==> flow/design.v <==
module top(
    input logic clk,         
    input logic rst,         
    output logic RGB_R,      
    output logic RGB_G,      
    output logic RGB_B       
);
    localparam CLK_FREQ = 12_000_000;  
    localparam PWM_RESOLUTION = 8;   
    localparam PWM_MAX = (1 << PWM_RESOLUTION) - 1;   
    localparam PWM_CYCLES = 256;   
    localparam DEGREES_MAX = 360;
    localparam CYCLES_PER_DEGREE = CLK_FREQ / DEGREES_MAX;   
    typedef enum logic [1:0] {
        STATE_PWM_COUNT,
        STATE_DEGREE_COUNT,
        STATE_HSV_CALC,
        STATE_PWM_OUTPUT
    } state_t;
    logic [PWM_RESOLUTION-1:0] pwm_counter;
    logic [PWM_RESOLUTION-1:0] red_pwm_value, green_pwm_value, blue_pwm_value;
    logic [31:0] degree_counter;
    logic [8:0] current_degree;
    state_t current_state;
    state_t next_state;
    always_ff @(posedge clk) begin
        if (rst) current_state <= STATE_PWM_COUNT;
        else current_state <= next_state;
    end
    always_comb begin  
        case (current_state)
            STATE_PWM_COUNT: begin
                if (degree_counter == CYCLES_PER_DEGREE - 1) begin
                    next_state = STATE_DEGREE_COUNT;
                end else begin
                    next_state = STATE_PWM_COUNT;
                end
            end
            STATE_DEGREE_COUNT: begin
                next_state = STATE_HSV_CALC;
            end
            STATE_HSV_CALC: begin
                next_state = STATE_PWM_OUTPUT;
            end
            STATE_PWM_OUTPUT: begin
                next_state = STATE_PWM_COUNT;
            end
            default: begin
                next_state = STATE_PWM_COUNT;
            end
        endcase
    end
    always_ff @(posedge clk) begin
        if (rst) begin
            pwm_counter <= 0;
            degree_counter <= 0;
            current_degree <= 0;
            red_pwm_value <= 0;
            green_pwm_value <= 0;
            blue_pwm_value <= 0;
        end else
        case (current_state)
            STATE_PWM_COUNT: begin
                pwm_counter <= pwm_counter + 1;                
                if (degree_counter == CYCLES_PER_DEGREE - 1) begin
                    degree_counter <= 0;
                end else begin
                    degree_counter <= degree_counter + 1;
                end
            end
            STATE_DEGREE_COUNT: begin
                if (current_degree == DEGREES_MAX - 1) begin
                    current_degree <= 0;
                end else begin
                    current_degree <= current_degree + 1;
                end
            end
            STATE_HSV_CALC: begin
                if (current_degree < 60) begin
                    red_pwm_value <= PWM_MAX;
                end else if (current_degree < 120) begin
                    red_pwm_value <= PWM_MAX - ((current_degree - 60) * PWM_MAX / 60);
                end else if (current_degree < 240) begin
                    red_pwm_value <= 0;
                end else if (current_degree < 300) begin
                    red_pwm_value <= (current_degree - 240) * PWM_MAX / 60;
                end else begin
                    red_pwm_value <= PWM_MAX;
                end
                if (current_degree < 60) begin
                    green_pwm_value <= current_degree * PWM_MAX / 60;
                end else if (current_degree < 180) begin
                    green_pwm_value <= PWM_MAX;
                end else if (current_degree < 240) begin
                    green_pwm_value <= PWM_MAX - ((current_degree - 180) * PWM_MAX / 60);
                end else begin
                    green_pwm_value <= 0;
                end
                if (current_degree < 120) begin
                    blue_pwm_value <= 0;
                end else if (current_degree < 180) begin
                    blue_pwm_value <= (current_degree - 120) * PWM_MAX / 60;
                end else if (current_degree < 300) begin
                    blue_pwm_value <= PWM_MAX;
                end else begin
                    blue_pwm_value <= PWM_MAX - ((current_degree - 300) * PWM_MAX / 60);
                end
            end
            STATE_PWM_OUTPUT: begin
            end
        endcase
    end
    assign RGB_R = (pwm_counter > red_pwm_value) ? 1'b1 : 1'b0;
    assign RGB_G = (pwm_counter > green_pwm_value) ? 1'b1 : 1'b0;
    assign RGB_B = (pwm_counter > blue_pwm_value) ? 1'b1 : 1'b0;
endmodule
==> flow/config.mk <==
export PLATFORM = sky130hd
export DESIGN_NAME = top
export DESIGN_NICKNAME = top
export VERILOG_FILES = /design/flow/design.v
export SDC_FILE = /design/flow/constraint.sdc
export NUM_CORES = 4
export LEC_CHECK = 0
export ABC_AREA = 0
export CAP_MARGIN = 40
export CELL_PAD_IN_SITES_DETAIL_PLACEMENT = 0
export CORE_MARGIN = 2
export CORE_UTILIZATION = 70
export MAX_ROUTING_LAYER = met5
export MIN_ROUTING_LAYER = met1
export PLACE_DENSITY_LB_ADDON = 0.01
export SLEW_MARGIN = 20
==> flow/constraint.sdc <==
create_clock -name core_clock -period 5.27 [get_ports {clk}]
set_input_delay 1.0540 -clock core_clock [delete_from_list [all_inputs] [get_ports {clk}]]
set_output_delay 1.0540 -clock core_clock [all_outputs]
set_load 0.01 [all_outputs]
run.sh (not shown) runs the stock make flow with config.mk's settings and CLKGATE_MAP_FILE=.
The first run stopped in global routing.
Rerun with:
- CORE_ASPECT_RATIO: not set -> 0.92
- CORE_UTILIZATION: 70 -> 72
- CTS_CLUSTER_SIZE: not set -> 79
- PLACE_DENSITY_LB_ADDON: 0.01 -> 0.0
- clock period: 5.27 -> 10.8 ns (I/O delays scaled with it)
After rerunning:
- The new run produced a layout that fails on setup timing
- synthesized area stays the same
- die size is lower by about 2.7%
- synthesized cell count does not change

========
Starts from the design.v that is shown in full above.
clock: 4.29 ns
lec_check: 0
abc_area: 0
cap_margin: 40
cell_pad_in_sites_detail_placement: 0
core_aspect_ratio: 1.06
core_margin: 2
core_utilization: 72
max_routing_layer: met5
min_routing_layer: met1
place_density: 0.37
slew_margin: 20
The baseline ended with an error in detailed placement (3_5_place_dp).
==> next run, changes <==
- ABC_AREA: 0 -> not set
- CAP_MARGIN: 40 -> 20
- CELL_PAD_IN_SITES_DETAIL_PLACEMENT: 0 -> not set
- CORE_ASPECT_RATIO: 1.06 -> not set
- CORE_UTILIZATION: 72 -> 40
- MAX_ROUTING_LAYER: met5 -> not set
- MIN_ROUTING_LAYER: met1 -> not set
- PLACE_DENSITY: 0.37 -> not set
- clock period: 4.29 -> 13.3 ns (I/O delays scaled with it)
The new run completed without violations; die size grows by well over a third; synthesized cell count is unchanged; synthesized area does not change.

========
## violet
Starts from the design.v that is shown in full above.
Settings: LEC_CHECK=0, ABC_AREA=1, CAP_MARGIN=20, CORE_MARGIN=5, CORE_UTILIZATION=40, CTS_CLUSTER_SIZE=29, HOLD_SLACK_MARGIN=0.2, MIN_ROUTING_LAYER=met2, PLACE_DENSITY=0.66, SLEW_MARGIN=20; clock period 14.0 ns.
#### Input delta (amber over violet)
Settings: CORE_UTILIZATION now 29, was 40; PLACE_DENSITY no longer set, was 0.66; MIN_ROUTING_LAYER no longer set, was met2; CORE_MARGIN now 2, was 5; ABC_AREA no longer set, was 1; HOLD_SLACK_MARGIN no longer set, was 0.2; CTS_CLUSTER_SIZE no longer set, was 29; the clock period (ns, I/O delays scaled along) now 13.3, was 14.0.
--- outcome ---
- amber gives more total power of the final layout than violet did.
- Sort violet and amber by switching part of the total asc -> top: amber
- Relative to violet, via-per-instance ratio decreased by 2.0 in amber.
- A highest signal layer in the routed design of met4 is what amber shows, while met5 belongs to violet.
- There was hardly any difference in clock network latency to the later pin of the worst-skew pair between violet and amber.
- Status: portion of the layout cell area used by clock cells parity (violet, amber)

========
// top: RTL as listed in full above, without the edits since
clock: 14.0 ns
lec_check: 0
cap_margin: 20
core_margin: 2
core_utilization: 40
cts_cluster_diameter: 398
cts_cluster_size: 92
slew_margin: 20
tns_end_percent: 10
Then changed:
--- a/flow/config.mk
+++ b/flow/config.mk
@@ -9,6 +9,4 @@
 export CORE_MARGIN = 2
-export CORE_UTILIZATION = 40
-export CTS_CLUSTER_DIAMETER = 398
-export CTS_CLUSTER_SIZE = 92
+export CORE_UTILIZATION = 72
+export PLACE_DENSITY_LB_ADDON = 0.0
 export SLEW_MARGIN = 20
-export TNS_END_PERCENT = 10
==> flow/constraint.sdc (replaced) <==
create_clock -name core_clock -period 11.0 [get_ports {clk}]
set_input_delay 2.2000 -clock core_clock [delete_from_list [all_inputs] [get_ports {clk}]]
set_output_delay 2.2000 -clock core_clock [all_outputs]
set_load 0.01 [all_outputs]
This time the run reached the layout checks and failed them: negative setup slack.
Combinational power grows by 29%.
Area after synthesis is unchanged.
Power grows by 36%.
Final area grows by 11%.
Routed wire length grows by 11%.
Register-to-register slack degrades by 1.2 ns.
Worst setup slack degrades by 1.2 ns.
Then changed:
--- a/flow/config.mk
+++ b/flow/config.mk
@@ -9,4 +9,3 @@
 export CORE_MARGIN = 2
-export CORE_UTILIZATION = 72
-export PLACE_DENSITY_LB_ADDON = 0.0
+export CORE_UTILIZATION = 40
 export SLEW_MARGIN = 20
==> flow/constraint.sdc (replaced) <==
create_clock -name core_clock -period 14.0 [get_ports {clk}]
set_input_delay 2.8000 -clock core_clock [delete_from_list [all_inputs] [get_ports {clk}]]
set_output_delay 2.8000 -clock core_clock [all_outputs]
set_load 0.01 [all_outputs]
=> The new run went through all stages and came out clean. First-iteration DRC count fell by 42%. Utilization came out lower by 44 points. Worst setup slack improved by 1.2 ns. Sequential power goes down by 21%. Total power goes down by about 27%. Fmax fell by about 14%.
Then changed:
--- a/flow/config.mk
+++ b/flow/config.mk
@@ -7,5 +7,8 @@
 export LEC_CHECK = 0
+export ABC_AREA = 1
 export CAP_MARGIN = 20
 export CORE_MARGIN = 2
-export CORE_UTILIZATION = 40
+export CORE_UTILIZATION = 72
+export CTS_CLUSTER_SIZE = 81
+export PLACE_DENSITY_LB_ADDON = 0.23
 export SLEW_MARGIN = 20
Result: Synthesized cell count goes up by about 14%. Die area is lower by about 44%. Power went up by about 9%.
Then changed:
--- a/flow/config.mk
+++ b/flow/config.mk
@@ -7,8 +7,8 @@
 export LEC_CHECK = 0
-export ABC_AREA = 1
 export CAP_MARGIN = 20
 export CORE_MARGIN = 2
-export CORE_UTILIZATION = 72
-export CTS_CLUSTER_SIZE = 81
-export PLACE_DENSITY_LB_ADDON = 0.23
+export CORE_UTILIZATION = 40
+export CTS_CLUSTER_DIAMETER = 154
+export CTS_CLUSTER_SIZE = 93
 export SLEW_MARGIN = 20
+export TNS_END_PERCENT = 10
The changed run finished clean. Global-route usage falls by 16 points. Sequential share of layout area falls by 0.22 points. Non-clock buffer count rises by 20.
Then changed:
--- a/flow/config.mk
+++ b/flow/config.mk
@@ -8,7 +8,6 @@
 export CAP_MARGIN = 20
+export CORE_ASPECT_RATIO = 1.46
 export CORE_MARGIN = 2
 export CORE_UTILIZATION = 40
-export CTS_CLUSTER_DIAMETER = 154
-export CTS_CLUSTER_SIZE = 93
+export SETUP_SLACK_MARGIN = 0.97
 export SLEW_MARGIN = 20
-export TNS_END_PERCENT = 10
==> flow/constraint.sdc (replaced) <==
create_clock -name core_clock -period 13.3 [get_ports {clk}]
set_input_delay 2.6600 -clock core_clock [delete_from_list [all_inputs] [get_ports {clk}]]
set_output_delay 2.6600 -clock core_clock [all_outputs]
set_load 0.01 [all_outputs]
Effect: The new run passed the timing, design-rule and antenna checks. Fmax came out higher by 8.5%. Die size hardly moves. Global-route usage increases by 2.0 points. Core utilization climbs by 1.3 points. Critical path depth rises by 1. Count of clock-buffer cells in the layout goes down by 1. Sequential share of layout area drops by 0.21 points. Final cell count went up by 1.1%.

========
RTL: the design.v shown in full above, as it stands there.
Settings: LEC_CHECK=0, ABC_AREA=0, CAP_MARGIN=40, CELL_PAD_IN_SITES_DETAIL_PLACEMENT=0, CORE_ASPECT_RATIO=1.06, CORE_MARGIN=2, CORE_UTILIZATION=72, MAX_ROUTING_LAYER=met5, MIN_ROUTING_LAYER=met1, PLACE_DENSITY_LB_ADDON=0.01, SLEW_MARGIN=20; clock period 4.29 ns.
The baseline ended with an error in 4_1_cts.
Change:
CORE_ASPECT_RATIO = 0.5   (was 1.06)
CORE_UTILIZATION = 59   (was 72)
CTS_CLUSTER_DIAMETER = 282   (was not set)
CTS_CLUSTER_SIZE = 91   (was not set)
PLACE_DENSITY = 0.62   (was not set)
PLACE_DENSITY_LB_ADDON = not set   (was 0.01)
TNS_END_PERCENT = 10   (was not set)
clock period = 10.2 ns   (was 4.29 ns; I/O delays follow)
Outcome:
- With this change the flow produced a layout that fails on negative setup slack
- die area came out higher by about 22%
- area after synthesis stays the same
- synthesized cell count is unchanged
Change:
ABC_AREA = 1   (was 0)
CELL_PAD_IN_SITES_DETAIL_PLACEMENT = 2   (was 0)
CORE_ASPECT_RATIO = not set   (was 0.5)
CORE_UTILIZATION = 26   (was 59)
CTS_CLUSTER_DIAMETER = not set   (was 282)
CTS_CLUSTER_SIZE = not set   (was 91)
TNS_END_PERCENT = not set   (was 10)
After rerunning: The new run completed, yet does not pass: negative setup slack. Sequential power hardly moves. Via count went up by 33%. Die area went up by 120%. Sequential share of layout area stays flat.
Change:
CAP_MARGIN = 0   (was 40)
CELL_PAD_IN_SITES_DETAIL_PLACEMENT = 0   (was 2)
CORE_ASPECT_RATIO = 0.5   (was not set)
CORE_UTILIZATION = 59   (was 26)
CTS_CLUSTER_DIAMETER = 188   (was not set)
CTS_CLUSTER_SIZE = 91   (was not set)
GPL_TIMING_DRIVEN = 0   (was not set)
PLACE_DENSITY = 0.35   (was 0.62)
SLEW_MARGIN = 0   (was 20)
TNS_END_PERCENT = 10   (was not set)
The new run finished but failed the layout checks on negative setup slack; register-to-register slack gains 5300 ps; sequential power hardly moves; count of clock-buffer cells in the layout does not change; design area decreases by roughly a tenth; core utilization increases by 35 points; combinational power decreases by about a fifth; routed wire length decreases by well over a third; sequential cell count does not change.
Change:
CAP_MARGIN = 40   (was 0)
CORE_ASPECT_RATIO = 1.06   (was 0.5)
CORE_UTILIZATION = 70   (was 59)
CTS_CLUSTER_DIAMETER = not set   (was 188)
CTS_CLUSTER_SIZE = not set   (was 91)
GPL_TIMING_DRIVEN = not set   (was 0)
PLACE_DENSITY = not set   (was 0.35)
PLACE_DENSITY_LB_ADDON = 0.01   (was not set)
SLEW_MARGIN = 20   (was 0)
TNS_END_PERCENT = not set   (was 10)
clock period = 4.29 ns   (was 10.2 ns; I/O delays follow)
Result: With this change the flow never finished: it broke off in 5_1_grt. Synthesized cell count stays the same. Die size falls by about a fifth. Area after synthesis stays the same.

========
Starts from the design.v that is shown in full above.
clock: 10.6 ns
lec_check: 0
cap_margin: 20
core_margin: 2
core_utilization: 72
cts_cluster_size: 80
hold_slack_margin: 0.29
place_density_lb_addon: 0.0
slew_margin: 30
The baseline ended with an error in global routing (GRT-0232).
Then changed:
Settings changed: ABC_AREA set to 1, CORE_UTILIZATION 72 to 57, CTS_CLUSTER_SIZE 80 to unset, HOLD_SLACK_MARGIN 0.29 to unset, PLACE_DENSITY_LB_ADDON 0.0 to unset, SLEW_MARGIN 30 to 20.
Clock period 10.6 ns to 9.65 ns, I/O delays scaled along.
- With this change the flow completed, yet does not pass: setup timing
- die area increases by 25%
- synthesized cell count increases by 14%
- area after synthesis decreases by 0.65%
Then changed:
Settings changed: CORE_ASPECT_RATIO set to 0.5, CORE_UTILIZATION 57 to 72, CTS_CLUSTER_DIAMETER set to 397, CTS_CLUSTER_SIZE set to 95, HOLD_SLACK_MARGIN set to 0.28, PLACE_DENSITY set to 0.4, TNS_END_PERCENT set to 10.
With this change the flow stopped in global routing.
Die area falls by about a fifth.
Synthesized cell count is unchanged.
Area after synthesis stays the same.
Then changed:
Settings changed: CORE_ASPECT_RATIO 0.5 to unset, CTS_CLUSTER_DIAMETER 397 to 398, CTS_CLUSTER_SIZE 95 to 98, HOLD_SLACK_MARGIN 0.28 to unset, SETUP_SLACK_MARGIN set to 1.49, TNS_END_PERCENT 10 to unset.
Clock period 9.65 ns to 5.07 ns, I/O delays scaled along.
With this change the flow failed in clock tree synthesis.
Area after synthesis stays the same.
Synthesized cell count stays the same.
Die size barely changes.

========
Starts from the design.v that is shown in full above.
clock: 10.8 ns
lec_check: 0
cap_margin: 20
core_margin: 2
core_utilization: 72
cts_cluster_size: 80
place_density_lb_addon: 0.0
slew_margin: 30
The starting point produced a layout that fails on setup timing.
Next try:
CTS_CLUSTER_DIAMETER = 391   (was unset)
CTS_CLUSTER_SIZE = unset   (was 80)
PLACE_DENSITY_LB_ADDON = unset   (was 0.0)
SLEW_MARGIN = 20   (was 30)
TNS_END_PERCENT = 5   (was unset)
clock period = 10.6 ns   (was 10.8 ns; I/O delays follow)
Effect:
- The changed run completed, yet does not pass: setup timing
- design area goes up by 1.1%
- non-clock buffer count goes up by 52
- register-to-register slack degrades by 0.57 ns
No activity file was given, so power comes from the tool's default toggle rates.
